**constraint.sdc**
```tcl
create_clock -name core_clock -period 7.56 [get_ports {i_clk}]
set_input_delay 1.5120 -clock core_clock [delete_from_list [all_inputs] [get_ports {i_clk}]]
set_output_delay 1.5120 -clock core_clock [all_outputs]
set_load 0.01 [all_outputs]
```
**design.v**
```verilog
module alu #(
    parameter INST_W = 4,
    parameter INT_W  = 6,
    parameter FRAC_W = 10,
    parameter DATA_W = INT_W + FRAC_W
)(
    input                      i_clk,
    input                      i_rst_n,
    input                      i_in_valid,
    output                     o_busy,
    input         [INST_W-1:0] i_inst,
    input  signed [DATA_W-1:0] i_data_a,
    input  signed [DATA_W-1:0] i_data_b,
    output                     o_out_valid,
    output        [DATA_W-1:0] o_data
);
    localparam ADD = 4'b0000,
	       	   SUB = 4'b0001,
	           MUL = 4'b0010,
	           ACC = 4'b0011,
	           SOFTPLUS = 4'b0100,
	       	   XOR = 4'b0101,
	       	   RS = 4'b0110,
	           LR = 4'b0111,
	           CNTZERO = 4'b1000,
	           RMATCH = 4'b1001,
			   DIV3 = 16'b0101_0101_0101_0101,  
			   DIV9 = 16'b0001_1100_0111_0001,
			   BUSY = 1;
	reg signed [DATA_W-1:0] i_data_a_R;
	reg signed [DATA_W-1:0] i_data_b_R;
	reg signed [DATA_W-1:0] o_data_R;
	reg		   [DATA_W-1:0] o_data_lock;
	reg	       [INST_W-1:0]	op;
	reg		   				o_busy_R;
	reg						valid_R;
	reg					    valid_lock;
	reg	signed [31:0]       mul_o;
	reg						mul_busy;
	reg						mul_valid;
	reg						mem_rst;
	reg						acc_valid;
	reg signed [DATA_W:0] add_ext1;
	reg signed [DATA_W:0] sub_ext1;
	reg signed [DATA_W*2-1:0] tmp;
	reg mul_cnt;
	reg 	   [3:0] idx;
	reg signed [DATA_W+3:0] acc_mem[15:0];
	reg signed [DATA_W+3:0] acc_tmp;
	reg 	   [DATA_W-1:0] tmp_lr;
	reg		   [4:0] zcnt;
	reg					fnd;
	reg 	   [DATA_W-4:0] match4;
	integer i;
	integer k;
	assign o_data = o_data_lock;
	assign o_busy = o_busy_R;
	assign o_out_valid = valid_lock;
	function automatic [DATA_W-1:0] rnd32_sat16;
		input [DATA_W*2-1:0] x;
		reg carry;
		reg [DATA_W*2-FRAC_W+1:0] round;		
		begin
			carry = x[FRAC_W-1];
			round = $signed({x[DATA_W*2-1], x[(DATA_W*2-1)-:22]}) + carry;
			rnd32_sat16 = (round[(DATA_W*2-FRAC_W)-:8] == {8{1'b0}} || round[(DATA_W*2-FRAC_W)-:8] == {8{1'b1}})? round[0+:16]: {round[DATA_W*2-FRAC_W], {15{!round[DATA_W*2-FRAC_W]}}};
		end	
	endfunction
	function automatic [DATA_W-1:0] rnd32_sat16_sh4;
		input [DATA_W*2-1:0] x;
		reg carry;
		reg [DATA_W*2-FRAC_W:0] round;
		reg [DATA_W*2-1:0] shift;		
		begin
			shift = x >> 6;
			carry = shift[FRAC_W-1];
			round = $signed({shift[DATA_W*2-1], shift[(DATA_W*2-1)-:22]}) + carry;
			rnd32_sat16_sh4 = (round[(DATA_W*2-FRAC_W)-:8] == {8{1'b0}} || round[(DATA_W*2-FRAC_W)-:8] == {8{1'b1}})? round[0+:16]: {round[DATA_W*2-FRAC_W], {15{!round[DATA_W*2-FRAC_W]}}};
		end	
	endfunction
	function automatic [DATA_W-1:0] sat_ext1;
		input [DATA_W:0] ext1;
		begin
			sat_ext1 = (ext1[DATA_W:DATA_W-1] == 2'b00 || ext1[DATA_W:DATA_W-1] == 2'b11)? ext1[DATA_W-1:0]: {ext1[DATA_W], {15{!ext1[DATA_W]}}};
		end
	endfunction
	function automatic [DATA_W-1:0] softplus;
		input signed [DATA_W-1:0] x;
		reg signed [DATA_W*2-1:0] sf_tmp;
		begin
			if(x >= 2048) begin
				softplus = x;
			end else if((x >= 0) && (x < 2048)) begin
				sf_tmp = $signed($signed({{x[DATA_W-1]}, x[0+:14], {1'b0}}) + 2048) * DIV3;
				softplus = rnd32_sat16_sh4(sf_tmp);
			end else if((x >= -1024) && (x < 0)) begin
				sf_tmp = $signed(x + 2048) * DIV3;
				softplus = rnd32_sat16_sh4(sf_tmp);
			end else if((x >= -2048) && (x < -1024)) begin
				sf_tmp = $signed($signed({{x[DATA_W-1]}, x[0+:14], {1'b0}}) + 5120) * DIV9;
				softplus = rnd32_sat16_sh4(sf_tmp);
			end else if((x >= -3072) && (x < -2048)) begin
				sf_tmp = $signed(x + 3072) * DIV9;
				softplus = rnd32_sat16_sh4(sf_tmp);
			end else if(x < -3072) begin
				softplus = 0;
			end else begin
				softplus = 0;
			end
		end
	endfunction
	always@(*) begin
		add_ext1 = 0;
		sub_ext1 = 0;
		mul_o = 0;
		acc_tmp = 0;
		zcnt = 0;
		match4 = 0;
		i = 0;
		case(op)
			ADD: begin
				add_ext1 = {i_data_a_R[DATA_W-1], i_data_a_R} + {i_data_b_R[DATA_W-1], i_data_b_R};
				o_data_R = sat_ext1(add_ext1);
			end
			SUB: begin
				sub_ext1 = {i_data_a_R[DATA_W-1], i_data_a_R} - {i_data_b_R[DATA_W-1], i_data_b_R};
				o_data_R = sat_ext1(sub_ext1);
			end
			MUL: begin
				mul_o = i_data_a_R * i_data_b_R;
				o_data_R = rnd32_sat16(mul_o);
			end
			ACC: begin 			
				acc_tmp = {{1'b0}, acc_mem[idx]} + {{4{i_data_b_R[DATA_W-1]}}, i_data_b_R};
				o_data_R = (acc_tmp[(DATA_W+3)-:5] == {5{1'b0}} || acc_tmp[(DATA_W+3)-:5] == {5{1'b1}})? acc_tmp[(DATA_W-1)-:16]: {acc_tmp[DATA_W+3], {15{!acc_tmp[DATA_W+3]}}};
			end
			SOFTPLUS: o_data_R = softplus(i_data_a_R);
			XOR: o_data_R = i_data_a_R ^ i_data_b_R;
			RS: o_data_R = i_data_a_R >>> i_data_b_R;
			LR: o_data_R = (i_data_a_R >> (DATA_W - i_data_b_R)) ^ (i_data_a_R << i_data_b_R);
			CNTZERO: begin
				zcnt = 0;
				for(i = 0; i < DATA_W; i = i + 1) begin
					if(i_data_a_R[i] && 1) zcnt = ((DATA_W-1) - i);
				end
				o_data_R = {{11{1'b0}}, zcnt};
			end
			RMATCH: begin
				for(i = 0; i <= DATA_W-4; i = i + 1) begin
					match4[i] = (i_data_a_R[i+:4] == i_data_b_R[(DATA_W-1-i)-:4]);
				end
				o_data_R = {{3{1'b0}}, match4};
			end
			default: o_data_R = 0;
		endcase
	end
	always@(*) begin
		idx = i_data_a_R[0+:4];
	end
    always@(posedge i_clk or negedge i_rst_n) begin
    	if(!i_rst_n) begin
			for(k = 0; k < 16; k = k + 1) begin
				acc_mem[k] <= 0;
			end
		end else if(op == ACC) begin
			acc_mem[idx] <= acc_mem[idx] + {{4{i_data_b_R[DATA_W-1]}}, i_data_b_R};
		end
	end
    always@(posedge i_clk or negedge i_rst_n) begin
    	if(!i_rst_n) begin
			i_data_a_R <= 0;
			i_data_b_R <= 0;
			op <= 0;		
		end else if(i_in_valid) begin
			i_data_a_R <= i_data_a;
			i_data_b_R <= i_data_b;
			op <= i_inst;
		end else begin
			i_data_a_R <= 0;
			i_data_b_R <= 0;
			op <= op;
		end           
    end
	always@(posedge i_clk or negedge i_rst_n) begin
    	if(!i_rst_n) begin
    		o_busy_R <= 0;
    	end else if(i_in_valid) begin
    		o_busy_R <= 1;
    	end else if(valid_R) begin
    		o_busy_R <= 0;
    	end else begin
    		o_busy_R <= 0;
    	end
    end
	always@(posedge i_clk or negedge i_rst_n) begin
    	if(!i_rst_n) begin
    		valid_R <= 0;
    	end else if(i_in_valid) begin
    		valid_R <= 1;
    	end else begin
    		valid_R <= 0;
    	end
    end
	always@(posedge i_clk or negedge i_rst_n) begin
    	if(!i_rst_n) begin
			o_data_lock <= 0;
		end else if(valid_R) begin
			o_data_lock <= o_data_R;
		end else begin
			o_data_lock <= 0;
		end           
    end
    always@(posedge i_clk or negedge i_rst_n) begin
    	if(!i_rst_n) begin
    		valid_lock <= 0;
    	end else if(valid_R) begin
    		valid_lock <= 1;
    	end else begin
    		valid_lock <= 0;
    	end
    end
endmodule
```
**config.mk**
```make
export PLATFORM = sky130hd
export DESIGN_NAME = alu
export DESIGN_NICKNAME = alu
export VERILOG_FILES = /design/flow/design.v
export SDC_FILE = /design/flow/constraint.sdc
export NUM_CORES = 4
export LEC_CHECK = 0
export CAP_MARGIN = 20
export CORE_MARGIN = 2
export CORE_UTILIZATION = 70
export CTS_CLUSTER_SIZE = 33
export MAX_ROUTING_LAYER = met4
export SETUP_SLACK_MARGIN = 2.04
export SLEW_MARGIN = 20
```
**run.sh**
```bash
#!/bin/bash
# the make line also repeats each setting of config.mk as NAME=value (left out here)
make -C /OpenROAD-flow-scripts/flow DESIGN_CONFIG=/design/flow/config.mk WORK_HOME=/design/flow/orfs CLKGATE_MAP_FILE= finish
```
==> GITHUB_STEP_SUMMARY, run 1 <==
## Implementation flow summary

| Metric | Value |
|---|---|
| Die Ht | 270 µm |
| Hold_buf cts | 0 |
| Status | aborted with a tool error |
| GRT Util Overall | 84.0% |
| Top logic family | adder cells |
| Multiplexer share | between 1 and 1.5% |
| Flip-flops with a built-in enable | 0 |
| Row count | 97 |
| Max clock buf depth | 3 |
| Gpl congestion | 1.19 |
| Total gr overflow | 288 |
| Post-DP HPWL | 151000 µm |
| Die W | 270 µm |
| Post-Syn Area | ~50000 µm² |
| Cell count after synthesis | around 5800 |
| CORE AREA | 70100 µm² |
| Warnings, synthesis | 2 |
| Clk root buf | clkbuf_16 |
| Synth top cells by count | inv_1, nand2_1, fa_1 |
| Seq/Total Area, Yosys | between 10% and 20% |
| Flops & latches, synth | 374 |
| Placed inst area | 57200 µm² |
| H-tree Lvls | 2 |
| Post-synthesis adder-cell area fraction | 34.0% |
| Synth Area in XOR/XNOR | 4.45% |
| Commonest flop | dfrtp_1 |
| I/O Buffers | 56 |
| Post-synth top area share | 21.3% |
| Syn Area/Cell | 8.53 µm² |
| Yosys top cell by instances | inv_1 |
| Cell Type Count | 116 |
| Synth area leader | fa_1 |
| Async SR Flop Fraction | 100% |
| Largest cells by area after synthesis | fa_1, dfrtp_1, ha_1 |
| CTS Buf Count | 39 |
| Chip Area, Yosys | 49600 µm² |
| Die area | 73100 µm² |
| Ys cells | 5820 |
| AO/OA Area Share | 18.0% |
| Clock sink total | 374 |
| Tool error | [ERROR GRT-0232] Routing congestion too high. Check the congestion heatmap in the GUI. |
| Syn_nets | around 6900 |
| And+or+nand+nor area frac | 14.9% |
| FP Util | 70.8% |
| Stopped at | global routing (5_1_grt) |
| IO Count | 57 |
==> per-layer routing <==
layer  global-route usage [%]  overflow
met1                     85.7        28
met2                     96.1       138
met3                     70.0        27
met4                     76.5        95
met5                        -         -
==> metrics by stage <==
stage	hold slack [ps]	worst slack, ps	std cells
CTS	484	0.325	7484
detailed placement	470	-430	7332
global placement	460	-246	7332
floorplan	446	285	5820
==> what timing repair did <==
item	in CTS
resized	282
setup endpoints to repair	128
setup buffers	83
endpoints found under the hold margin	0
pin swaps	143
==> run 2: changes to the inputs <==
- ABC_AREA: unset -> 0
- CAP_MARGIN: 20 -> 0
- CELL_PAD_IN_SITES_GLOBAL_PLACEMENT: unset -> 3
- CORE_UTILIZATION: 70 -> 40
- CTS_CLUSTER_SIZE: 33 -> 47
- HOLD_SLACK_MARGIN: unset -> -0.09
- MIN_ROUTING_LAYER: unset -> met2
- PLACE_DENSITY: unset -> 0.78
- SETUP_SLACK_MARGIN: 2.04 -> -0.08
- SLEW_MARGIN: 20 -> 5
- TNS_END_PERCENT: unset -> 75
- clock period: 7.56 -> 9.4 ns (I/O delays scaled with it)
==> GITHUB_STEP_SUMMARY, run 2 <==
## Implementation flow summary

| Metric | Value |
|---|---|
| Register area | 9380 µm² |
| Final WS setup | about 260 ps |
| Critical path type | reg2reg |
| Setup Viol. Count Final | 0 |
| Vias per inst | between 8 and 9 |
| Buf/Inv on CP | 9 |
| CP startpoint | i_data_a_R[5] |
| H-tree Lvls | 2 (unchanged) |
| Clk root buf | clkbuf_16 |
| DRT iter0 DRCs | 13000 |
| WL/cell | 28.2 µm |
| Comb pwr | ~15000 µW |
| P&R area growth vs syn | 10.0% |
| Sequential logic power | a little under 2000 µW |
| Final Hold Vio Count | 0 |
| R2R depth | 29 |
| P_clk | 1880 µW |
| Post-synthesis adder-cell area fraction | 34.0% (unchanged) |
| Drt first pass iters | 13 |
| Vias | 61300 |
| Fill cells | approximately 13000 |
| Max stage delay on crit path | 630 ps |
| Worst flop-to-flop path endpoint | o_data_lock[6] |
| Chip Area, Yosys | 49600 µm² (unchanged) |
| Residual DRC | 0 |
| Switching power total | roughly 11000 µW |
| And+or+nand+nor area frac | 14.9% (unchanged) |
| CP endpoint | o_data_lock[6] |
| Cell Pwr Density | 340 nW/µm² |
| Comb pwr share | 79.2% |
| Combinational Area | 36200 µm² |
| Hold Crit Class | reg2reg |
| Number of global-route vias before repair | 67500 |
| Initial antenna violation count | 6 |
| Post-synth top area share | 21.3% (unchanged) |
| Pint | 7680 µW |
| Final slew viol count | 0 |
| Hold wc startpoint | acc_mem[0][3] |
| Yosys top cell by instances | inv_1 |
| Cycle use final | 97.2% |
| IO Count | 57 (unchanged) |
| Crit path arrival time | 9630 ps |
| Syn Area/Cell | 8.53 µm² (unchanged) |
| Synth top cells by count | inv_1, nand2_1, fa_1 |
| Log Warnings | 94 |
| Clock sink total | 374 (unchanged) |
| Cell count after synthesis | 5820 (unchanged) |
| Max clock buf depth | 3 (unchanged) |
| Worst Hold Path Cells | 2 |
| Commonest flop | dfrtp_1 |
| Warnings, synthesis | 2 (unchanged) |
| Seq pwr share | 10.6% |
| Residual antenna-violating net count after detailed routing | 0 |
| Crit-path slowest cell | a2bb2oi_2 |
| Clock power frac | 10.1% |
| Crit path max-delay family | adder cells |
| Hold-critical path endpoint | acc_mem[0][3] |
| CTS tree | done |
| F_max | 109 MHz |
| Syn_nets | 6890 (unchanged) |
| Cell Type Count | 116 (unchanged) |
| Die area | 127000 µm² (+74%) |
| Max Cap Viol | 0 |
| First-pass GRT wire length | 314000 µm |
| Worst path depth | 29 |
| R2r setup slk | 260 ps |
| Endpoint type of the worst setup path | flip-flop |
| Multiplexer share | 1.28% (unchanged) |
| Pre-CTS WS | 235 ps (+665 ps) |
| Fin crit period | ~9100 ps |
| Synth Area in XOR/XNOR | 4.45% (unchanged) |
| Largest net degree at the start of global routing | around 170 |
| FP Util | 40.2% (-31 points) |
| Post-DP HPWL | 159000 µm (+5.4%) |
| Least-Margin Pin Slew | roughly 1300 ps |
| Row count | 129 (+33%) |
| Max IR drop VDD | 942 µV |
| Seq/Total Area, Yosys | 18.9% (unchanged) |
| Hold_buf cts | 0 (unchanged) |
| Post-Syn Area | 49600 µm² (unchanged) |
| Die W | 356 µm (+32%) |
| Crit Reg-Reg Startpoint | i_data_a_R[5] |
| GRT Util Overall | between 50% and 60% |
| Total gr overflow | 0 |
| Ys cells | 5820 (unchanged) |
| CORE AREA | 123000 µm² (+76%) |
| Final wirelength | roughly 210000 µm |
| Top logic family | adder cells |
| Synth area leader | fa_1 |
| Final layout net count | 6917 |
| Final instance area | 54600 µm² |
| CTS Buf Count | 44 (+13%) |
| AO/OA Area Share | 18.0% (unchanged) |
| Crit path max fanout | 13 |
| Die Ht | 356 µm (+32%) |
| Gpl congestion | 1.08 (-8.8%) |
| Lkg Pwr | 0.0260 µW |
| Flops & latches, synth | 374 (unchanged) |
| I/O Buffers | 56 (unchanged) |
| Flip-flops with a built-in enable | 0 (unchanged) |
| Largest cells by area after synthesis | fa_1, dfrtp_1, ha_1 |
| Setup crit start kind | flip-flop |
| Switching share of power | 58.6% |
| Status | complete, no violations |
| Top pwr grp | combinational logic |
| Max-slew headroom | 11.4% |
| Clock Pin Slew Worst Setup and Hold Paths | 60 ps |
| Worst Skew | 77.9 ps |
| Async SR Flop Fraction | 100% (unchanged) |
| Placed inst area | 52800 µm² (-7.8%) |
| WP data required | 9890 ps |
| Clock Latency Late Sink | between 600 and 700 ps |
## run 2: cell type report
cell class,count,area share [%]
inverter,845,5.84
clock buffer,61,2.35
tap,1637,3.75
timing repair buffer,254,3.92
antenna,50,0.229
clock inverter,21,0.463
multi-input combinational,4328,66.3
sequential,374,17.2
## run 2: repair_timing
action / 4_1_cts / 5_1_grt
gates resized: 0 / 28
buffers inserted: 0 / 3
endpoints found under the setup margin: 0 / 15
endpoints found under the hold margin: 0 / 0
## run 2: metal layers
metal	wire length [µm]	track usage, %	vias to the layer above
met1	0	-	21200
met4	25800	14.0	0
li1	-	-	19600
met5	0	-	-
met2	96100	59.0	18100
met3	91800	69.5	2377
## run 2: metrics by stage
stage | total power [µW] | utilization (%) | instances | hold WS, ps | TNS (ps)
final | 18500 | 44.2 | 7570 | 479 | 0
after global routing | 19800 | 44.2 | 7538 | 499 | -174
after CTS | 17300 | 44.0 | 7517 | 484 | 0
after detailed placement | 15400 | 42.7 | 7435 | 470 | 0
after global placement | 15500 | 42.7 | 7435 | 460 | 0
after floorplan | 10700 | - | 5820 | 446 | 0
==> run 3: changes to the inputs <==
- ABC_AREA: 0 -> unset
- CAP_MARGIN: 0 -> 20
- CELL_PAD_IN_SITES_GLOBAL_PLACEMENT: 3 -> unset
- CORE_UTILIZATION: 40 -> 66
- CTS_CLUSTER_SIZE: 47 -> unset
- HOLD_SLACK_MARGIN: -0.09 -> unset
- MIN_ROUTING_LAYER: met2 -> unset
- PLACE_DENSITY: 0.78 -> unset
- SETUP_SLACK_MARGIN: -0.08 -> 1.26
- SLEW_MARGIN: 5 -> 20
- TNS_END_PERCENT: 75 -> unset
- clock period: 9.4 -> 8.46 ns (I/O delays scaled with it)
==> GITHUB_STEP_SUMMARY, run 3 <==
## Implementation flow summary

| Metric | Value |
|---|---|
| Status | complete, but fails checks |
| Violated Checks | negative setup slack |
| Top logic family | adder cells |
| Fill cells | 4755 (-62%) |
| Post-DP HPWL | 140000 µm (-12%) |
| Seq pwr share | 9.7% (-0.9 points) |
| Post-Syn Area | 49600 µm² (unchanged) |
| Cell Count, Final, Fillers Out | 7065 (-6.7%) |
| Crit path max fanout | 7 (-6) |
| Combinational Area | 38800 µm² (+7.3%) |
| FP Util | 66.7% (+26 points) |
| Worst Skew | 26.2 ps (-51.7 ps) |
| Total gr overflow | 0 (unchanged) |
| DRT iter0 DRCs | 6631 (-49%) |
| Endpoint type of the worst setup path | flip-flop |
| Crit path max-delay family | adder cells |
| Switching share of power | 55.0% (-3.6 points) |
| Multiplexer share | 1.28% (unchanged) |
| Initial antenna violation count | 9 (+3) |
| Crit path arrival time | 9200 ps (-430 ps) |
| Clock Pin Slew Worst Setup and Hold Paths | 60 ps (about the same) |
| IO Count | 57 (unchanged) |
| CTS Buf Count | 40 (-9.1%) |
| Post-synth top area share | 21.3% (unchanged) |
| Cell Type Count | 116 (unchanged) |
| Hold wc startpoint | acc_mem[8][8] |
| Comb pwr | 18600 µW (+27%) |
| R2r setup slk | -300 ps (-570 ps) |
| Final instance area | 58200 µm² (+6.6%) |
| Largest net degree at the start of global routing | 198 (+19%) |
| Lkg Pwr | 0.0274 µW (+5.3%) |
| Critical path type | reg2reg |
| WL/cell | 28.2 µm (about the same) |
| Clk root buf | clkbuf_16 |
| AO/OA Area Share | 18.0% (unchanged) |
| Switching power total | 12400 µW (+14%) |
| Final WS setup | -304 ps (-569 ps) |
| CP startpoint | i_data_a_R[12] |
| Drt first pass iters | 10 (-3) |
| I/O Buffers | 56 (unchanged) |
| Cell Pwr Density | 388 nW/µm² (+14%) |
| Crit Reg-Reg Startpoint | i_data_a_R[12] |
| Setup crit start kind | flip-flop |
| Final slew viol count | 0 (unchanged) |
| Cycle use final | 104% (+6.4 points) |
| Synth area leader | fa_1 |
| Log Warnings | 89 (-5.3%) |
| R2R depth | 32 (+10%) |
| Async SR Flop Fraction | 100% (unchanged) |
| Setup Viol. Count Final | 13 (+13) |
| Dpl cells | 6771 (-8.9%) |
| Final wirelength | 199000 µm (-6.7%) |
| Max stage delay on crit path | 670 ps (+40 ps) |
| Placed inst area | 52800 µm² (about the same) |
| Total Power | 22600 µW (+22%) |
| Ys cells | 5820 (unchanged) |
| Cell count after synthesis | 5820 (unchanged) |
| H-tree Lvls | 2 (unchanged) |
| Hold Crit Class | reg2reg |
| CORE AREA | 74400 µm² (-40%) |
| Hold-critical path endpoint | acc_mem[8][8] |
| Residual DRC | 0 (unchanged) |
| Most frequent CP cell | buf_4 |
| Setup TNS | -1960 ps (-1960 ps) |
| Seq/Total Area, Yosys | 18.9% (unchanged) |
| P&R area growth vs syn | 17.3% |
| Max IR drop VDD | 928 µV (-1.4%) |
| Worst path depth | 32 (+10%) |
| Clock power frac | 8.0% (-2.1 points) |
| Row count | 100 (-22%) |
| Syn_nets | 6890 (unchanged) |
| Least-Margin Pin Slew | 1260 ps (-73.5 ps) |
| And+or+nand+nor area frac | 14.9% (unchanged) |
| Chip Area, Yosys | 49600 µm² (unchanged) |
| Syn Area/Cell | 8.53 µm² (unchanged) |
| Number of global-route vias before repair | 48300 (-28%) |
| Max clock buf depth | 3 (unchanged) |
| Final layout net count | 7129 (+3.1%) |
| Commonest flop | dfrtp_1 |
| Flip-flops with a built-in enable | 0 (unchanged) |
| CTS tree | done |
| Warnings, synthesis | 2 (unchanged) |
| Unrepaired setup endpoints after global routing | true |
| Fin Hold WS | 478 ps (-0.741 ps) |
| Final Hold Vio Count | 0 (unchanged) |
| Max-slew headroom | 15.7% (+4.3 points) |
| Residual antenna-violating net count after detailed routing | 0 (unchanged) |
| Clock sink total | 374 (unchanged) |
| WP data required | 8900 ps (-990 ps) |
| Synth Area in XOR/XNOR | 4.45% (unchanged) |
| Crit-path slowest cell | xnor2_1 |
| Synth top cells by count | inv_1, nand2_1, fa_1 |
| Register area | 9410 µm² (+0.32%) |
| Fin crit period | 8760 ps (-371 ps) |
| Flops & latches, synth | 374 (unchanged) |
| Yosys top cell by instances | inv_1 |
| Vias per inst | 6.90 (-15%) |
| First-pass GRT wire length | 287000 µm (-8.7%) |
| Pint | 10200 µW (+32%) |
| Clock Latency Late Sink | 590 ps (-60 ps) |
| P_clk | 1800 µW (-4%) |
| Gpl congestion | 1.08 (-0.45%) |
| Die area | 77400 µm² (-39%) |
| Largest cells by area after synthesis | fa_1, dfrtp_1, ha_1 |
| Max Cap Viol | 0 (unchanged) |
| Worst Hold Path Cells | 2 (unchanged) |
| Comb pwr share | 82.4% (+3.2 points) |
| Die W | 278 µm (-22%) |
| Sequential logic power | 2180 µW (+11%) |
| F_max | 114 MHz (+4.2%) |
| GRT Util Overall | 50.4% (-2.9 points) |
| Vias | 48800 (-20%) |
| Die Ht | 278 µm (-22%) |
| Worst flop-to-flop path endpoint | o_data_lock[5] |
| CP endpoint | o_data_lock[5] |
| Hold_buf cts | 0 (unchanged) |
| Top pwr grp | combinational logic |
| Post-synthesis adder-cell area fraction | 34.0% (unchanged) |
| Buf/Inv on CP | 13 (+4) |
run 3: cell type report:
class	count	share of cell area, %
Multi-Input combinational cell	4328	66.7
Sequential cell	374	16.2
Timing Repair Buffer	470	7.15
Clock inverter	14	0.262
Antenna cell	8	0.0344
Inverter	845	5.60
Tap cell	969	2.08
Clock buffer	57	2.00
run 3: timing repair:
item / in CTS / in global routing
setup buffers: 133 / 79
gates cloned: 1 / 0
setup endpoints to repair: 16 / 16
pin swaps: 123 / 114
resized: 292 / 201
run 3: layer usage:
metal  part of all wire, %  track usage, %  vias to the layer above
li1                      -               -                    20200
met1                    35            61.5                    23300
met2                    43            74.9                     4001
met3                    14            15.3                     1282
met4                   8.1            28.0                        0
met5                     0               -                        -
run 3: metrics by stage:
step | setup WS (ps) | util (%)
after CTS | 692 | 76.1
after global routing | -107 | 78.2
after detailed placement | -64.2 | 71.0
after floorplan | 1190 | -
final | -304 | 78.2
after global placement | -24.7 | 70.9
==> run 4: changes to the inputs <==
- ABC_AREA: unset -> 1
- CORE_UTILIZATION: 66 -> 72
- CTS_CLUSTER_SIZE: unset -> 73
- MAX_ROUTING_LAYER: met4 -> unset
- PLACE_DENSITY: unset -> 0.35
- SETUP_SLACK_MARGIN: 1.26 -> 1.66
- clock period: 8.46 -> 6.35 ns (I/O delays scaled with it)
==> GITHUB_STEP_SUMMARY, run 4 <==
## Implementation flow summary

| Metric | Value |
|---|---|
| Status | aborted with a tool error |
| Stopped at | global routing (5_1_grt) |
| Tool error | [ERROR GRT-0116] Global routing finished with congestion. Check the congestion regions in the DRC Viewer. |
| Largest cells by area after synthesis | fa_1, dfrtp_1, nand2_1 |
| GRT Util Overall | about 76% |
| Synth Area in XOR/XNOR | 2.81% (-1.6 points) |
| Syn_nets | 8576 (+24%) |
| Flops & latches, synth | 374 (unchanged) |
| Total gr overflow | 69 |
| Cell count after synthesis | 7506 (+29%) |
| Die area | 76600 µm² (-1.1%) |
| Cell Type Count | 73 (-37%) |
| Synth area leader | fa_1 |
| Synth top cells by count | nand2_1, inv_1, fa_1 |
| AO/OA Area Share | 10.7% (-7.3 points) |
| Async SR Flop Fraction | 100% (unchanged) |
| Post-Syn Area | 53600 µm² (+7.9%) |
| Gpl congestion | 1.14 (+5.6%) |
| Max clock buf depth | 3 (unchanged) |
| H-tree Lvls | 2 (unchanged) |
| Post-synth top area share | 19.7% (-1.6 points) |
| Hold_buf cts | 0 (unchanged) |
| Multiplexer share | 0.0934% (-1.2 points) |
| Flip-flops with a built-in enable | 0 (unchanged) |
| Top logic family | adder cells |
| Die W | 277 µm (-0.53%) |
| Syn Area/Cell | 7.14 µm² (-16%) |
| CORE AREA | 74100 µm² (-0.50%) |
| Post-synthesis adder-cell area fraction | 31.5% (-2.5 points) |
| Seq/Total Area, Yosys | 17.5% (-1.4 points) |
| Ys cells | 7506 (+29%) |
| Post-DP HPWL | 162000 µm (+16%) |
| Warnings, synthesis | 2 (unchanged) |
| I/O Buffers | 56 (unchanged) |
| Yosys top cell by instances | nand2_1 |
| Clock sink total | 374 (unchanged) |
| FP Util | 72.3% (+5.7 points) |
| CTS Buf Count | 38 (-5.0%) |
| Die Ht | 277 µm (-0.53%) |
| IO Count | 57 (unchanged) |
| Chip Area, Yosys | 53600 µm² (+7.9%) |
| Row count | 100 (unchanged) |
| Commonest flop | dfrtp_1 |
| Clk root buf | clkbuf_16 |
| And+or+nand+nor area frac | 25.2% (+10 points) |
run 4: per-stage QoR:
stage               setup WS (ps)  std cells  hold slack, ps  TNS [ps]  cell area (µm²)
floorplan                   -38.1       7506             442      -332            54200
global placement             -898       9254             454    -11420            62300
detailed placement          -1080       9255             470    -14250            62300
CTS                          -665       9385             488     -9620            65900
run 4: timing repair:
action | in CTS
gates resized | 410
setup endpoints to repair | 304
gates cloned | 5
pin swaps | 102
hold endpoints to repair | 0
setup buffers | 58
run 4: metal layers:
metal  GRT overflow  global-route usage [%]
met1              2                    74.9
met2             30                    93.6
met3              0                    60.3
met4             37                    74.8
met5              0                    29.6
==> run 5: changes to the inputs <==
- ABC_AREA: 1 -> 0
- CAP_MARGIN: 20 -> 0
- CELL_PAD_IN_SITES_DETAIL_PLACEMENT: unset -> 1
- CELL_PAD_IN_SITES_GLOBAL_PLACEMENT: unset -> 2
- CORE_ASPECT_RATIO: unset -> 0.82
- CORE_MARGIN: 2 -> 8
- CORE_UTILIZATION: 72 -> 32
- CTS_CLUSTER_SIZE: 73 -> 25
- GPL_TIMING_DRIVEN: unset -> 0
- HOLD_SLACK_MARGIN: unset -> -0.09
- MAX_ROUTING_LAYER: unset -> met4
- MIN_ROUTING_LAYER: unset -> met2
- PLACE_DENSITY: 0.35 -> unset
- PLACE_DENSITY_LB_ADDON: unset -> 0.25
- SETUP_SLACK_MARGIN: 1.66 -> -0.08
- SLEW_MARGIN: 20 -> 5
- TNS_END_PERCENT: unset -> 55
- clock period: 6.35 -> 9.4 ns (I/O delays scaled with it)
==> GITHUB_STEP_SUMMARY, run 5 <==
## Implementation flow summary

| Metric | Value |
|---|---|
| Status | complete, but fails checks |
| Violated Checks | max-capacitance violations, max-slew violations, negative setup slack |
| Die area | 168000 µm² (+120%) |
| Top pwr grp | combinational logic |
| CP startpoint | i_data_a_R[1] |
| Hold-critical path endpoint | acc_mem[12][13] |
| Residual DRC | 0 |
| Warnings, synthesis | 2 (unchanged) |
| Clock Latency Late Sink | around 600 ps |
| Seq pwr share | 10.4% |
| Max stage delay on crit path | 850 ps |
| Worst Hold Path Cells | 2 |
| Synth top cells by count | inv_1, nand2_1, fa_1 |
| R2r setup slk | -70 ps |
| Vias | roughly 63000 |
| Total gr overflow | 0 |
| Post-synthesis adder-cell area fraction | 34.0% (+2.5 points) |
| Seq/Total Area, Yosys | 18.9% (+1.4 points) |
| R2R depth | 27 |
| Hold wc startpoint | acc_mem[12][13] |
| Syn Area/Cell | 8.53 µm² (+19%) |
| Largest cells by area after synthesis | fa_1, dfrtp_1, ha_1 |
| Crit Reg-Reg Startpoint | i_data_a_R[1] |
| Clk root buf | clkbuf_16 |
| Ys cells | 5820 (-22%) |
| Clock power frac | 8.9% |
| Most frequent CP cell | a21oi_1 |
| Hold Crit Class | reg2reg |
| Die Ht | 373 µm (+35%) |
| DRT iter0 DRCs | between 10000 and 15000 |
| Sequential logic power | 1970 µW |
| Cell count after synthesis | 5820 (-22%) |
| Comb pwr share | 80.7% |
| Critical path type | reg2reg |
| Combinational Area | 37200 µm² |
| Crit path max fanout | 13 |
| Pre-CTS WS | -4810 ps (-3730 ps) |
| Setup crit start kind | flip-flop |
| Fill cells | 18200 |
| Worst path depth | 27 |
| Worst flop-to-flop path endpoint | o_data_lock[7] |
| I/O Buffers | 56 (unchanged) |
| Drt first pass iters | 9 |
| Gpl congestion | 1.10 (-3.0%) |
| Final slew viol count | 3 |
| Max IR drop VDD | 360 µV |
| Synth area leader | fa_1 |
| Residual antenna-violating net count after detailed routing | 0 |
| Commonest flop | dfrtp_1 |
| Chip Area, Yosys | 49600 µm² (-7.3%) |
| Vias per inst | slightly below 8 |
| Flip-flops with a built-in enable | 0 (unchanged) |
| Row count | 131 (+31%) |
| Flops & latches, synth | 374 (unchanged) |
| First-pass GRT wire length | 367000 µm |
| CORE AREA | 155000 µm² (+110%) |
| Final layout net count | 7057 |
| FP Util | 32.1% (-40 points) |
| Comb pwr | 15300 µW |
| P&R area growth vs syn | 14.7% |
| And+or+nand+nor area frac | 14.9% (-10 points) |
| Cell Pwr Density | 334 nW/µm² |
| H-tree Lvls | 2 (unchanged) |
| Least-Margin Pin Slew | roughly 1600 ps |
| Fin crit period | about 9500 ps |
| Register area | 9420 µm² |
| Crit-path slowest cell | clkbuf_1 |
| Switching power total | 11300 µW |
| Yosys top cell by instances | inv_1 |
| WP data required | 9760 ps |
| Post-DP HPWL | 189000 µm (+16%) |
| Post-Syn Area | 49600 µm² (-7.3%) |
| Clock Pin Slew Worst Setup and Hold Paths | 60 ps |
| Total Power | 19000 µW |
| CTS tree | done |
| CP endpoint | o_data_lock[7] |
| Lkg Pwr | 0.0263 µW |
| F_max | between 100 and 150 MHz |
| Crit path max-delay family | AND-OR/OR-AND gates |
| Clock sink total | 374 (unchanged) |
| Multiplexer share | 1.28% (+1.2 points) |
| IO Count | 57 (unchanged) |
| Number of global-route vias before repair | 72200 |
| Cycle use final | 101% |
| Final Hold Vio Count | 0 |
| Worst Skew | between 30 and 40 ps |
| Endpoint type of the worst setup path | flip-flop |
| Buf/Inv on CP | 7 |
| Max Cap Viol | 1 |
| P_clk | 1680 µW |
| Cell Type Count | 116 (+59%) |
| Pint | 7720 µW |
| Setup Viol. Count Final | 5 |
| Top logic family | adder cells |
| CTS Buf Count | 40 (+5.3%) |
| WL/cell | 31.3 µm |
| GRT Util Overall | 47.0% |
| AO/OA Area Share | 18.0% (+7.3 points) |
| Die W | 451 µm (+63%) |
| Initial antenna violation count | 14 |
| Log Warnings | 84 |
| Final WS setup | -65.5 ps |
| Largest net degree at the start of global routing | between 80 and 90 |
| Switching share of power | 59.3% |
| Syn_nets | 6890 (-20%) |
| Max-slew headroom | -9.30% |
| Final wirelength | 256000 µm |
| Post-synth top area share | 21.3% (+1.6 points) |
| Synth Area in XOR/XNOR | 4.45% (+1.6 points) |
| Async SR Flop Fraction | 100% (unchanged) |
| Crit path arrival time | 9820 ps |
| Max clock buf depth | 3 (unchanged) |
## run 5: final cells by class
cell class,count,share of cell area [%]
Multi-Input combinational cell,4328,65.4
Clock inverter,8,0.235
Inverter,845,5.71
Buffer,243,2.26
Antenna cell,100,0.440
Timing Repair Buffer,155,2.78
Sequential cell,374,16.6
Clock buffer,61,2.06
Tap cell,2061,4.53
## run 5: what timing repair did
action | 4_1_cts | 5_1_grt
setup endpoints to repair | 26 | 16
hold buffers | 0 | 0
resized | 274 | 230
pin swaps | 12 | 28
setup buffers | 34 | 53
## run 5: routing by layer
| layer | global-route usage [%] | vias up | share of wire, % |
|---|---|---|---|
| met1 | - | 21500 | 0 |
| met3 | 64.8 | 2174 | 45 |
| met2 | 50.8 | 19600 | 44 |
| met4 | 11.1 | 0 | 11 |
| li1 | - | 19900 | - |
| met5 | - | - | 0 |
## run 5: stage by stage
stage | instances | hold WS (ps) | cell area [µm²] | utilization, % | TNS, ps
2_1_floorplan | 5820 | 446 | 49600 | - | 0
3_3_place_gp | 7937 | 462 | 52800 | 34.1 | -4287720
3_5_place_dp | 7948 | 470 | 53100 | 34.3 | -72000
4_1_cts | 8033 | 484 | 55500 | 35.8 | -490
5_1_grt | 8137 | 494 | 56800 | 36.7 | -994
6_report | 8175 | 481 | 56900 | 36.8 | -175
==> run 6: changes to the inputs <==
- ABC_AREA: 0 -> unset
- CAP_MARGIN: 0 -> 40
- CELL_PAD_IN_SITES_DETAIL_PLACEMENT: 1 -> unset
- CELL_PAD_IN_SITES_GLOBAL_PLACEMENT: 2 -> unset
- CORE_ASPECT_RATIO: 0.82 -> unset
- CORE_MARGIN: 8 -> 2
- CORE_UTILIZATION: 32 -> 72
- CTS_CLUSTER_SIZE: 25 -> unset
- GPL_TIMING_DRIVEN: 0 -> unset
- HOLD_SLACK_MARGIN: -0.09 -> unset
- MAX_ROUTING_LAYER: met4 -> unset
- MIN_ROUTING_LAYER: met2 -> unset
- PLACE_DENSITY: unset -> 0.67
- PLACE_DENSITY_LB_ADDON: 0.25 -> unset
- SETUP_SLACK_MARGIN: -0.08 -> unset
- SLEW_MARGIN: 5 -> 20
- TNS_END_PERCENT: 55 -> unset
- clock period: 9.4 -> 6.94 ns (I/O delays scaled with it)
==> GITHUB_STEP_SUMMARY, run 6 <==
## Implementation flow summary

| Metric | Value |
|---|---|
| Multiplexer share | 1.28% (unchanged) |
| Seq/Total Area, Yosys | 18.9% (unchanged) |
| Tool error | [ERROR GRT-0232] Routing congestion too high. Check the congestion heatmap in the GUI. |
| Die W | 267 µm (-41%) |
| Syn Area/Cell | 8.53 µm² (unchanged) |
| Hold_buf cts | 0 (unchanged) |
| H-tree Lvls | 2 (unchanged) |
| Die Ht | 267 µm (-28%) |
| IO Count | 57 (unchanged) |
| Async SR Flop Fraction | 100% (unchanged) |
| Chip Area, Yosys | 49600 µm² (unchanged) |
| GRT Util Overall | 88.6% |
| Warnings, synthesis | 2 (unchanged) |
| Post-Syn Area | 49600 µm² (unchanged) |
| Flip-flops with a built-in enable | 0 (unchanged) |
| Total gr overflow | 1041 |
| AO/OA Area Share | 18.0% (unchanged) |
| Gpl congestion | 1.14 (+2.9%) |
| Status | aborted with a tool error |
| Stopped at | global routing (5_1_grt) |
| Synth top cells by count | inv_1, nand2_1, fa_1 |
| Die area | 71100 µm² (-58%) |
| Row count | 96 (-27%) |
| CTS Buf Count | 39 (-2.5%) |
| Clock sink total | 374 (unchanged) |
| CORE AREA | 68500 µm² (-56%) |
| Syn_nets | 6890 (unchanged) |
| I/O Buffers | 56 (unchanged) |
| Flops & latches, synth | 374 (unchanged) |
| Largest cells by area after synthesis | fa_1, dfrtp_1, ha_1 |
| Post-synth top area share | 21.3% (unchanged) |
| Yosys top cell by instances | inv_1 |
| Cell count after synthesis | 5820 (unchanged) |
| Max clock buf depth | 3 (unchanged) |
| Clk root buf | clkbuf_16 |
| And+or+nand+nor area frac | 14.9% (unchanged) |
| Top logic family | adder cells |
| Post-synthesis adder-cell area fraction | 34.0% (unchanged) |
| Ys cells | 5820 (unchanged) |
| Commonest flop | dfrtp_1 |
| Synth area leader | fa_1 |
| Cell Type Count | 116 (unchanged) |
| FP Util | 72.5% (+40 points) |
| Synth Area in XOR/XNOR | 4.45% (unchanged) |
| Post-DP HPWL | 153000 µm (-19%) |
==> run 6: through the flow <==
stage / hold slack [ps] / instance area [µm²] / setup WS, ps / std cells / total power (µW)
2_1_floorplan: 446 / 50800 / -335 / 5820 / 15100
3_3_place_gp: 461 / 58600 / -831 / 7463 / 24600
3_5_place_dp: 470 / 58600 / -1060 / 7466 / 25700
4_1_cts: 485 / 62000 / -617 / 7620 / 30000
==> run 6: metal layers <==
metal  overflow  GRT usage (%)
met1        101           86.8
met2        559            100
met3         71           78.9
met4        293           89.8
met5         17           61.7
==> run 6: what timing repair did <==
action                                  CTS
endpoints found under the hold margin     0
endpoints found under the setup margin   16
pin swaps                               163
setup buffers                            85
gates resized                           284
==> run 7: changes to the inputs <==
- ABC_AREA: unset -> 1
- CAP_MARGIN: 40 -> 15
- CORE_ASPECT_RATIO: unset -> 0.9
- CORE_MARGIN: 2 -> 10
- CORE_UTILIZATION: 72 -> 40
- CTS_CLUSTER_DIAMETER: unset -> 47
- CTS_CLUSTER_SIZE: unset -> 85
- GPL_ROUTABILITY_DRIVEN: unset -> 0
- GPL_TIMING_DRIVEN: unset -> 0
- HOLD_SLACK_MARGIN: unset -> 0.0
- MAX_ROUTING_LAYER: unset -> met4
- MIN_ROUTING_LAYER: unset -> met2
- PLACE_DENSITY: 0.67 -> unset
- TNS_END_PERCENT: unset -> 70
- clock period: 6.94 -> 8.97 ns (I/O delays scaled with it)
==> GITHUB_STEP_SUMMARY, run 7 <==
## Implementation flow summary

| Metric | Value |
|---|---|
| AO/OA Area Share | 10.7% (-7.3 points) |
| Top logic family | adder cells |
| Cell Type Count | 73 (-37%) |
| H-tree Lvls | 1 (-1) |
| Chip Area, Yosys | 53600 µm² (+7.9%) |
| Synth Area in XOR/XNOR | 2.81% (-1.6 points) |
| Warnings, synthesis | 2 (unchanged) |
| Max clock buf depth | 3 (unchanged) |
| Row count | 127 (+32%) |
| Total gr overflow | 2 |
| Post-DP HPWL | 157000 µm (+2.5%) |
| GRT Util Overall | about half |
| Syn Area/Cell | 7.14 µm² (-16%) |
| Pre-CTS WS | -976 ps (+88.2 ps) |
| Stopped at | global routing (5_1_grt) |
| Largest cells by area after synthesis | fa_1, dfrtp_1, nand2_1 |
| Yosys top cell by instances | nand2_1 |
| Post-Syn Area | 53600 µm² (+7.9%) |
| CORE AREA | 133000 µm² (+94%) |
| Clock sink total | 374 (unchanged) |
| Die area | 149000 µm² (+110%) |
| Ys cells | 7506 (+29%) |
| Die W | 406 µm (+52%) |
| Flip-flops with a built-in enable | 0 (unchanged) |
| Synth top cells by count | nand2_1, inv_1, fa_1 |
| Placed inst area | 56600 µm² (-3.5%) |
| Commonest flop | dfrtp_1 |
| Tool error | [ERROR GRT-0116] Global routing finished with congestion. Check the congestion regions in the DRC Viewer. |
| Syn_nets | 8576 (+24%) |
| And+or+nand+nor area frac | 25.2% (+10 points) |
| Async SR Flop Fraction | 100% (unchanged) |
| Hold_buf cts | 0 (unchanged) |
| CTS Buf Count | 26 (-33%) |
| Synth area leader | fa_1 |
| Status | aborted with a tool error |
| Post-synth top area share | 19.7% (-1.6 points) |
| Flops & latches, synth | 374 (unchanged) |
| Die Ht | 367 µm (+38%) |
| Cell count after synthesis | 7506 (+29%) |
| Post-synthesis adder-cell area fraction | 31.5% (-2.5 points) |
| Multiplexer share | 0.0934% (-1.2 points) |
| FP Util | 40.2% (-32 points) |
| I/O Buffers | 56 (unchanged) |
| Clk root buf | clkbuf_16 |
| IO Count | 57 (unchanged) |
| Seq/Total Area, Yosys | 17.5% (-1.4 points) |
-- run 7: routing by layer --
metal,GRT usage [%],GRT overflow
met1,-,-
met5,-,-
met4,26.5,0
met3,62.5,2
met2,51.3,0
-- run 7: repair_timing --
action | in CTS
setup buffers | 1
resized | 16
cloned | 0
endpoints found under the setup margin | 15
-- run 7: through the flow --
stage	hold slack, ps	cells
2_1_floorplan	442	7506
3_3_place_gp	456	9303
3_5_place_dp	462	9313
4_1_cts	483	9362
==> run 8: changes to the inputs <==
- CAP_MARGIN: 15 -> 20
- CORE_ASPECT_RATIO: 0.9 -> 1.98
- CORE_MARGIN: 10 -> 2
- CTS_CLUSTER_DIAMETER: 47 -> 389
- CTS_CLUSTER_SIZE: 85 -> 15
- GPL_ROUTABILITY_DRIVEN: 0 -> unset
- GPL_TIMING_DRIVEN: 0 -> unset
- HOLD_SLACK_MARGIN: 0.0 -> unset
- MAX_ROUTING_LAYER: met4 -> unset
- MIN_ROUTING_LAYER: met2 -> unset
- SETUP_SLACK_MARGIN: unset -> -0.74
- TNS_END_PERCENT: 70 -> unset
- clock period: 8.97 -> 8.5 ns (I/O delays scaled with it)
==> GITHUB_STEP_SUMMARY, run 8 <==
## Implementation flow summary

| Metric | Value |
|---|---|
| Worst path depth | 34 |
| Max Cap Viol | 0 |
| Max IR drop VDD | 476 µV |
| Log Warnings | 83 |
| Max-slew headroom | approximately a quarter |
| Final layout net count | 8662 |
| Most Crowded Layer GR | met2 |
| CP endpoint | o_data_lock[12] |
| Switching share of power | 62.5% |
| Chip Area, Yosys | 53600 µm² (unchanged) |
| Cts repair resizes | 0 (-16) |
| Final instance area | 58000 µm² |
| Crit-path slowest cell | dfrtp_1 |
| Critical path type | reg2reg |
| P_clk | 1310 µW |
| And+or+nand+nor area frac | 25.2% (unchanged) |
| Clock sink total | 374 (unchanged) |
| Residual antenna-violating net count after detailed routing | 0 |
| R2r setup slk | 170 ps |
| P&R area growth vs syn | 8.15% |
| Final slew viol count | 0 |
| Syn_nets | 8576 (unchanged) |
| Largest cells by area after synthesis | fa_1, dfrtp_1, nand2_1 |
| Initial antenna violation count | 13 |
| Die W | 264 µm (-35%) |
| Post-synthesis adder-cell area fraction | 31.5% (unchanged) |
| Total gr overflow | 0 |
| Largest net degree at the start of global routing | 171 |
| Post-Syn Area | 53600 µm² (unchanged) |
| Worst flop-to-flop path endpoint | o_data_lock[12] |
| Routing usage on met3 | 5.00% |
| Cell Type Count | 73 (unchanged) |
| Lkg Pwr | 0.0315 µW |
| Warnings, synthesis | 2 (unchanged) |
| Ys cells | 7506 (unchanged) |
| Placed inst area | 57200 µm² (+1.1%) |
| Hold Crit Class | reg2reg |
| Max clock buf depth | 3 (unchanged) |
| Clk root buf | clkbuf_16 |
| Crit path max-delay family | adder cells |
| Met1 Track Usage GR | 30.2% |
| Clock Pin Slew Worst Setup and Hold Paths | 100 ps |
| Die Ht | 519 µm (+41%) |
| Post-DP HPWL | 196000 µm (+24%) |
| Endpoint type of the worst setup path | flip-flop |
| Setup Viol. Count Final | 0 |
| FP Util | 40.2% (-0.064 points) |
| Synth top cells by count | nand2_1, inv_1, fa_1 |
| Comb pwr share | 83.3% |
| Seq pwr share | around 10% |
| Least-Margin Pin Slew | 1130 ps |
| Post-synth top area share | 19.7% (unchanged) |
| Yosys top cell by instances | nand2_1 |
| Worst Hold Path Cells | 2 |
| Commonest flop | dfrtp_1 |
| Residual DRC | 0 |
| Async SR Flop Fraction | 100% (unchanged) |
| Buf/Inv on CP | 7 |
| Switching power total | approximately 13000 µW |
| Comb pwr | roughly 17000 µW |
| I/O Buffers | 56 (unchanged) |
| Final wirelength | 235000 µm |
| GR Layer Usage met2 | 63.0% |
| Clock power frac | roughly 6.4% |
| Crit Reg-Reg Startpoint | i_data_a_R[5] |
| Syn Area/Cell | 7.14 µm² (unchanged) |
| Most frequent CP cell | inv_1 |
| Sequential logic power | about 2100 µW |
| First-pass GRT wire length | 343000 µm |
| Cell count after synthesis | 7506 (unchanged) |
| Max stage delay on crit path | 1100 ps |
| Number of global-route vias before repair | 53600 |
| Top pwr grp | combinational logic |
| Setup crit start kind | flip-flop |
| Worst Skew | 59.3 ps |
| CORE AREA | 133000 µm² (+0.16%) |
| CTS Buf Count | 28 (+7.7%) |
| Die area | 137000 µm² (-8.0%) |
| Flops & latches, synth | 374 (unchanged) |
| Flip-flops with a built-in enable | 0 (unchanged) |
| Fin Hold WS | ~480 ps |
| Row count | 189 (+49%) |
| GRT Util Overall | about 34% |
| Clock Latency Late Sink | around 650 ps |
| Crit path max fanout | 11 |
| Vias per inst | 5.47 |
| IO Count | 57 (unchanged) |
| WP data required | 9040 ps |
| Setup TNS | 0 ps |
| Drt first pass iters | 6 |
| Gpl congestion | 1.04 |
| DRT iter0 DRCs | 3513 |
| Cell Pwr Density | 354 nW/µm² |
| Status | complete, no violations |
| Post-CTS setup buffers | 0 (-1) |
| F_max | 120 MHz |
| Cycle use final | 98.0% |
| Hold-critical path endpoint | acc_mem[0][2] |
| Crit path arrival time | 8870 ps |
| CP startpoint | i_data_a_R[5] |
| Top logic family | adder cells |
| Fin crit period | 8330 ps |
| Seq/Total Area, Yosys | 17.5% (unchanged) |
| Synth Area in XOR/XNOR | 2.81% (unchanged) |
| Pint | 7700 µW |
| Final Hold Vio Count | 0 |
| CTS tree | done |
| Hold wc startpoint | acc_mem[0][2] |
| Vias | 51000 |
| WL/cell | between 20 and 30 µm |
| Fill cells | between 10000 and 15000 |
| H-tree Lvls | 1 (unchanged) |
| Synth area leader | fa_1 |
| Hold_buf cts | 0 (unchanged) |
| AO/OA Area Share | 10.7% (unchanged) |
| R2R depth | 34 |
| Multiplexer share | 0.0934% (unchanged) |
[run 8: metal layers]
metal	wire length, µm	vias to the layer above
met5	64	-
met4	31400	10
met3	10300	1027
met2	122000	1920
met1	71000	24400
li1	-	23700
[run 8: cell type report]
| type | count | area [µm²] | area share (%) |
|---|---|---|---|
| repair buffers | 275 | 2330 | 4.02 |
| multi-input cells | 5403 | 37700 | 65.0 |
| diodes | 11 | 27.5 | 0.0475 |
| well taps | 1719 | 2150 | 3.71 |
| clock buffers | 32 | 737 | 1.27 |
| inverters | 1510 | 5670 | 9.79 |
| flip-flops and latches | 374 | 9360 | 16.2 |
[run 8: stage by stage]
stage | util, % | setup WS, ps | std cells | power, µW
final | 43.5 | 167 | 9324 | 20500
after global routing | 43.4 | -138 | 9314 | 22100
after CTS | 43.4 | 328 | 9313 | 20300
after detailed placement | 42.9 | 350 | 9281 | 18900
after global placement | 42.9 | 374 | 9281 | 18900
after floorplan | - | 1490 | 7506 | 12500
==> run 9: changes to the inputs <==
- ABC_AREA: 1 -> unset
- CORE_ASPECT_RATIO: 1.98 -> 0.72
- CORE_UTILIZATION: 40 -> 66
- CTS_CLUSTER_DIAMETER: 389 -> unset
- CTS_CLUSTER_SIZE: 15 -> unset
- MAX_ROUTING_LAYER: unset -> met4
- SETUP_SLACK_MARGIN: -0.74 -> 2.08
- clock period: 8.5 -> 8.23 ns (I/O delays scaled with it)
==> GITHUB_STEP_SUMMARY, run 9 <==
## Implementation flow summary

| Metric | Value |
|---|---|
| Drt first pass iters | 10 (+4) |
| Synth top cells by count | inv_1, nand2_1, fa_1 |
| Residual antenna-violating net count after detailed routing | 0 (unchanged) |
| Most Crowded Layer GR | met1 |
| CORE AREA | 74700 µm² (-44%) |
| R2R depth | 27 (-21%) |
| Async SR Flop Fraction | 100% (unchanged) |
| Residual DRC | 0 (unchanged) |
| Met1 Track Usage GR | 72.8% (+43 points) |
| Log Warnings | 89 (+7.2%) |
| Switching power total | 13400 µW (+4.8%) |
| Fin Hold WS | 452 ps (-33.2 ps) |
| Cycle use final | 101% (+2.5 points) |
| Hold wc startpoint | valid_R |
| Seq/Total Area, Yosys | 18.9% (+1.4 points) |
| Vias | 50300 (-1.3%) |
| Worst flop-to-flop path endpoint | o_data_lock[5] |
| Cell count after synthesis | 5820 (-22%) |
| Crit path arrival time | 8680 ps (-190 ps) |
| Lkg Pwr | 0.0276 µW (-12%) |
| Max Cap Viol | 0 (unchanged) |
| Hold Crit Class | reg2reg |
| Post-synthesis adder-cell area fraction | 34.0% (+2.5 points) |
| And+or+nand+nor area frac | 14.9% (-10 points) |
| Final WS setup | -42.6 ps (-210 ps) |
| Sequential logic power | 2240 µW (+6%) |
| IO Count | 57 (unchanged) |
| Crit Reg-Reg Startpoint | i_data_a_R[3] |
| Fin crit period | 8270 ps (-60.3 ps) |
| CP startpoint | i_data_a_R[3] |
| Cell Pwr Density | 410 nW/µm² (+16%) |
| F_max | 121 MHz (+0.73%) |
| Max IR drop VDD | 1020 µV (+110%) |
| Worst path depth | 27 (-21%) |
| Comb pwr share | 83.7% (+0.4 points) |
| Largest net degree at the start of global routing | 179 (+4.7%) |
| Largest cells by area after synthesis | fa_1, dfrtp_1, ha_1 |
| Clk root buf | clkbuf_16 |
| FP Util | 66.5% (+26 points) |
| Endpoint type of the worst setup path | flip-flop |
| P_clk | 1720 µW (+31%) |
| Cell Count, Final, Fillers Out | 7170 (-23%) |
| Unrepaired setup endpoints after global routing | true |
| Buf/Inv on CP | 8 (+1) |
| Final layout net count | 7212 (-17%) |
| Multiplexer share | 1.28% (+1.2 points) |
| Flops & latches, synth | 374 (unchanged) |
| Post-Syn Area | 49600 µm² (-7.3%) |
| Clock sink total | 374 (unchanged) |
| Hold-critical path endpoint | valid_lock |
| Total Power | 24200 µW (+18%) |
| Status | complete, but fails checks |
| Max clock buf depth | 3 (unchanged) |
| Syn_nets | 6890 (-20%) |
| Ys cells | 5820 (-22%) |
| Warnings, synthesis | 2 (unchanged) |
| Switching share of power | 55.5% (-7.0 points) |
| Flip-flops with a built-in enable | 0 (unchanged) |
| Crit-path slowest cell | dfrtp_4 |
| Number of global-route vias before repair | 47800 (-11%) |
| Synth area leader | fa_1 |
| Die area | 77500 µm² (-43%) |
| AO/OA Area Share | 18.0% (+7.3 points) |
| Max stage delay on crit path | 550 ps (-550 ps) |
| Top pwr grp | combinational logic |
| Crit path max fanout | 7 (-4) |
| Least-Margin Pin Slew | 1190 ps (+67.2 ps) |
| Chip Area, Yosys | 49600 µm² (-7.3%) |
| Row count | 85 (-55%) |
| WL/cell | 29.7 µm (+18%) |
| GRT Util Overall | 53.8% (+19 points) |
| DRT iter0 DRCs | 8393 (+140%) |
| Setup Viol. Count Final | 2 (+2) |
| Final Hold Vio Count | 0 (unchanged) |
| Pre-CTS WS | -336 ps (-686 ps) |
| CTS Buf Count | 36 (+29%) |
| Most frequent CP cell | fa_1 |
| Crit path max-delay family | adder cells |
| Worst Hold Path Cells | 0 (-2) |
| Routing usage on met3 | 28.4% (+23 points) |
| Syn Area/Cell | 8.53 µm² (+19%) |
| Die W | 327 µm (+24%) |
| Synth Area in XOR/XNOR | 4.45% (+1.6 points) |
| Seq pwr share | 9.3% (-1.0 points) |
| R2r setup slk | -40 ps (-210 ps) |
| Yosys top cell by instances | inv_1 |
| CTS tree | done |
| Setup TNS | -71.1 ps (-71.1 ps) |
| First-pass GRT wire length | 301000 µm (-12%) |
| WP data required | 8640 ps (-400 ps) |
| P&R area growth vs syn | 18.9% |
| H-tree Lvls | 2 (+1) |
| Violated Checks | negative setup slack |
| Comb pwr | 20300 µW (+19%) |
| CP endpoint | o_data_lock[5] |
| Dpl cells | 6863 (-26%) |
| Max-slew headroom | 19.5% (-5.3 points) |
| Initial antenna violation count | 7 (-6) |
| Die Ht | 237 µm (-54%) |
| Post-synth top area share | 21.3% (+1.6 points) |
| Setup crit start kind | flip-flop |
| GR Layer Usage met2 | 68.3% (+5.3 points) |
| Gpl congestion | 1.16 (+11%) |
| Clock power frac | 7.1% (+0.7 points) |
| Vias per inst | 7.02 (+28%) |
| Commonest flop | dfrtp_1 |
| Critical path type | reg2reg |
| Final slew viol count | 0 (unchanged) |
| Final wirelength | 213000 µm (-9.4%) |
| I/O Buffers | 56 (unchanged) |
| Pint | 10800 µW (+40%) |
| Total gr overflow | 0 (unchanged) |
| Top logic family | adder cells |
| Clock Latency Late Sink | 600 ps (-50 ps) |
| Post-DP HPWL | 155000 µm (-21%) |
| Worst Skew | 28.4 ps (-30.9 ps) |
| Clock Pin Slew Worst Setup and Hold Paths | 80 ps (-20 ps) |
| Cell Type Count | 116 (+59%) |
-- run 9: per-layer routing --
| metal | wire, µm | vias to the layer above |
|---|---|---|
| met3 | 41200 | 1072 |
| met2 | 81200 | 4769 |
| met1 | 78900 | 24200 |
| met4 | 11500 | 0 |
| li1 | - | 20300 |
| met5 | 0 | - |
-- run 9: repair_timing --
action / CTS / global route
setup endpoints to repair: 46 / 53
hold buffers: 0 / 0
hold endpoints to repair: 0 / 0
pin swaps: 117 / 117
cloned: 1 / 1
gates resized: 297 / 290
buffers inserted: 156 / 83
-- run 9: cell type report --
type                    instances  area [µm²]
multi-input cells            4328       39200
fillers                      4695       15600
flip-flops and latches        374        9410
repair buffers                557        4780
inverters                     845        3250
well taps                    1000        1250
clock buffers                  47         962
clock inverters                13         151
diodes                          6        15.0
-- run 9: metrics by stage --
step	util [%]	instance area, µm²
floorplan	-	50800
global placement	71.3	53200
finish	79.1	59000
CTS	76.4	57000
global route	79.1	59000
detailed placement	71.3	53200
==> run 10: changes to the inputs <==
- ABC_AREA: unset -> 0
- CELL_PAD_IN_SITES_GLOBAL_PLACEMENT: unset -> 3
- CORE_ASPECT_RATIO: 0.72 -> unset
- CORE_UTILIZATION: 66 -> 38
- CTS_CLUSTER_SIZE: unset -> 65
- MIN_ROUTING_LAYER: unset -> met2
- PLACE_DENSITY_LB_ADDON: unset -> 0.16
- SETUP_SLACK_MARGIN: 2.08 -> -0.08
- SLEW_MARGIN: 20 -> 5
- TNS_END_PERCENT: unset -> 75
- clock period: 8.23 -> 9.4 ns (I/O delays scaled with it)
==> GITHUB_STEP_SUMMARY, run 10 <==
## Implementation flow summary

| Metric | Value |
|---|---|
| Seq pwr share | 10.6% (+1.3 points) |
| Flip-flops with a built-in enable | 0 (unchanged) |
| GRT Util Overall | 51.5% (-2.3 points) |
| Flops & latches, synth | 374 (unchanged) |
| Post-synth top area share | 21.3% (unchanged) |
| Synth top cells by count | inv_1, nand2_1, fa_1 |
| CORE AREA | 130000 µm² (+74%) |
| Final instance area | 54900 µm² (-7.0%) |
| Synth Area in XOR/XNOR | 4.45% (unchanged) |
| Clock Pin Slew Worst Setup and Hold Paths | 60 ps (-20 ps) |
| Lkg Pwr | 0.0260 µW (-5.7%) |
| Buf/Inv on CP | 9 (+1) |
| Max clock buf depth | 3 (unchanged) |
| Worst Skew | 55.8 ps (+27.4 ps) |
| Vias per inst | 7.97 (+14%) |
| Max stage delay on crit path | 610 ps (+60 ps) |
| Status | complete, no violations |
| Crit path max-delay family | adder cells |
| FP Util | 38.3% (-28 points) |
| Post-DP HPWL | 164000 µm (+5.6%) |
| Multiplexer share | 1.28% (unchanged) |
| Worst flop-to-flop path endpoint | o_data_lock[2] |
| CTS tree | done |
| Clk root buf | clkbuf_16 |
| Crit path max fanout | 16 (+9) |
| Endpoint type of the worst setup path | flip-flop |
| Die Ht | 365 µm (+54%) |
| CTS Buf Count | 43 (+19%) |
| Log Warnings | 91 (+2.2%) |
| Residual antenna-violating net count after detailed routing | 0 (unchanged) |
| Worst Hold Path Cells | 2 (+2) |
| Vias | 61500 (+22%) |
| Setup crit start kind | flip-flop |
| Clock Latency Late Sink | 630 ps (+30 ps) |
| Final slew viol count | 0 (unchanged) |
| Residual DRC | 0 (unchanged) |
| Async SR Flop Fraction | 100% (unchanged) |
| Syn_nets | 6890 (unchanged) |
| Gpl congestion | 1.13 (-2.9%) |
| And+or+nand+nor area frac | 14.9% (unchanged) |
| CP endpoint | o_data_lock[2] |
| Initial antenna violation count | 9 (+2) |
| Largest net degree at the start of global routing | 139 (-22%) |
| Max IR drop VDD | 484 µV (-53%) |
| Hold wc startpoint | acc_mem[0][9] |
| Commonest flop | dfrtp_1 |
| Switching power total | 11000 µW (-19%) |
| Number of global-route vias before repair | 67600 (+41%) |
| Die W | 365 µm (+12%) |
| Crit path arrival time | 9710 ps (+1030 ps) |
| Fin Hold WS | 478 ps (+26.6 ps) |
| Largest cells by area after synthesis | fa_1, dfrtp_1, ha_1 |
| P_clk | 1880 µW (+9%) |
| Synth area leader | fa_1 |
| Cell count after synthesis | 5820 (unchanged) |
| H-tree Lvls | 2 (unchanged) |
| Max-slew headroom | 12.7% (-6.8 points) |
| Fin crit period | 9230 ps (+956 ps) |
| WL/cell | 28.3 µm (-4.5%) |
| Hold_buf cts | 0 (unchanged) |
| Total Power | 18600 µW (-23%) |
| Fill cells | 13200 (+180%) |
| First-pass GRT wire length | 317000 µm (+5.4%) |
| Sequential logic power | 1980 µW (-12%) |
| Top pwr grp | combinational logic |
| Hold-critical path endpoint | acc_mem[0][9] |
| Placed inst area | 53000 µm² (-0.44%) |
| Clock power frac | 10.1% (+3.0 points) |
| DRT iter0 DRCs | 12100 (+45%) |
| Syn Area/Cell | 8.53 µm² (unchanged) |
| Drt first pass iters | 10 (unchanged) |
| Switching share of power | 58.8% (+3.3 points) |
| Row count | 132 (+55%) |
| Comb pwr share | 79.3% (-4.4 points) |
| Cycle use final | 98.2% (-2.3 points) |
| AO/OA Area Share | 18.0% (unchanged) |
| P&R area growth vs syn | 10.6% |
| Critical path type | reg2reg |
| Max Cap Viol | 0 (unchanged) |
| Most frequent CP cell | inv_1 |
| Post-synthesis adder-cell area fraction | 34.0% (unchanged) |
| F_max | 108 MHz (-10%) |
| Final wirelength | 218000 µm (+2.7%) |
| Crit-path slowest cell | dfrtp_2 |
| Post-Syn Area | 49600 µm² (unchanged) |
| Worst path depth | 30 (+11%) |
| IO Count | 57 (unchanged) |
| CP startpoint | i_data_a_R[0] |
| Chip Area, Yosys | 49600 µm² (unchanged) |
| R2R depth | 30 (+11%) |
| Top logic family | adder cells |
| Yosys top cell by instances | inv_1 |
| Crit Reg-Reg Startpoint | i_data_a_R[0] |
| Clock sink total | 374 (unchanged) |
| Hold Crit Class | reg2reg |
| Pint | 7680 µW (-29%) |
| Final Hold Vio Count | 0 (unchanged) |
| Cell Type Count | 116 (unchanged) |
| Comb pwr | 14800 µW (-27%) |
| Cell Pwr Density | 339 nW/µm² (-17%) |
| Setup Viol. Count Final | 0 (-2) |
| Warnings, synthesis | 2 (unchanged) |
| Total gr overflow | 0 (unchanged) |
| Seq/Total Area, Yosys | 18.9% (unchanged) |
| WP data required | 9880 ps (+1240 ps) |
| I/O Buffers | 56 (unchanged) |
| Least-Margin Pin Slew | 1300 ps (+110 ps) |
| Final layout net count | 6934 (-3.9%) |
| Die area | 134000 µm² (+72%) |
| Ys cells | 5820 (unchanged) |
| R2r setup slk | 170 ps (+210 ps) |
==> run 10: area by class of cell <==
class                           instances  area (µm²)  share of cell area, %
Inverter                              845        3190                   5.81
Timing Repair Buffer                  272        2280                   4.16
Sequential cell                       374        9390                   17.1
Clock buffer                           58        1220                   2.23
Tap cell                             1742        2180                   3.97
Antenna cell                           74         185                  0.337
Multi-Input combinational cell       4328       36200                   65.9
Clock inverter                         19         262                  0.476
==> run 10: per-stage QoR <==
| stage | setup slack (ps) | setup TNS, ps | cells | utilization, % |
|---|---|---|---|---|
| floorplan | 949 | 0 | 5820 | - |
| global placement | 245 | 0 | 7551 | 40.9 |
| detailed placement | 173 | 0 | 7553 | 40.9 |
| CTS | 157 | 0 | 7630 | 42.0 |
| global route | -84.6 | -533 | 7673 | 42.3 |
| finish | 171 | 0 | 7712 | 42.3 |
==> run 10: layer usage <==
metal  track usage [%]  up-vias  share of wire (%)
met5                 -        -                  0
met4              11.8        0                 11
met3              69.0     2125                 44
met2              56.5    18400                 46
met1                 -    21300                  0
li1                  -    19700                  -
==> run 10: repair_timing <==
action                                 4_1_cts  5_1_grt
resized                                      0       34
endpoints found under the hold margin        0        0
buffers inserted                             0        7
setup endpoints to repair                    0       15
Power is estimated from default activity; no workload was simulated.
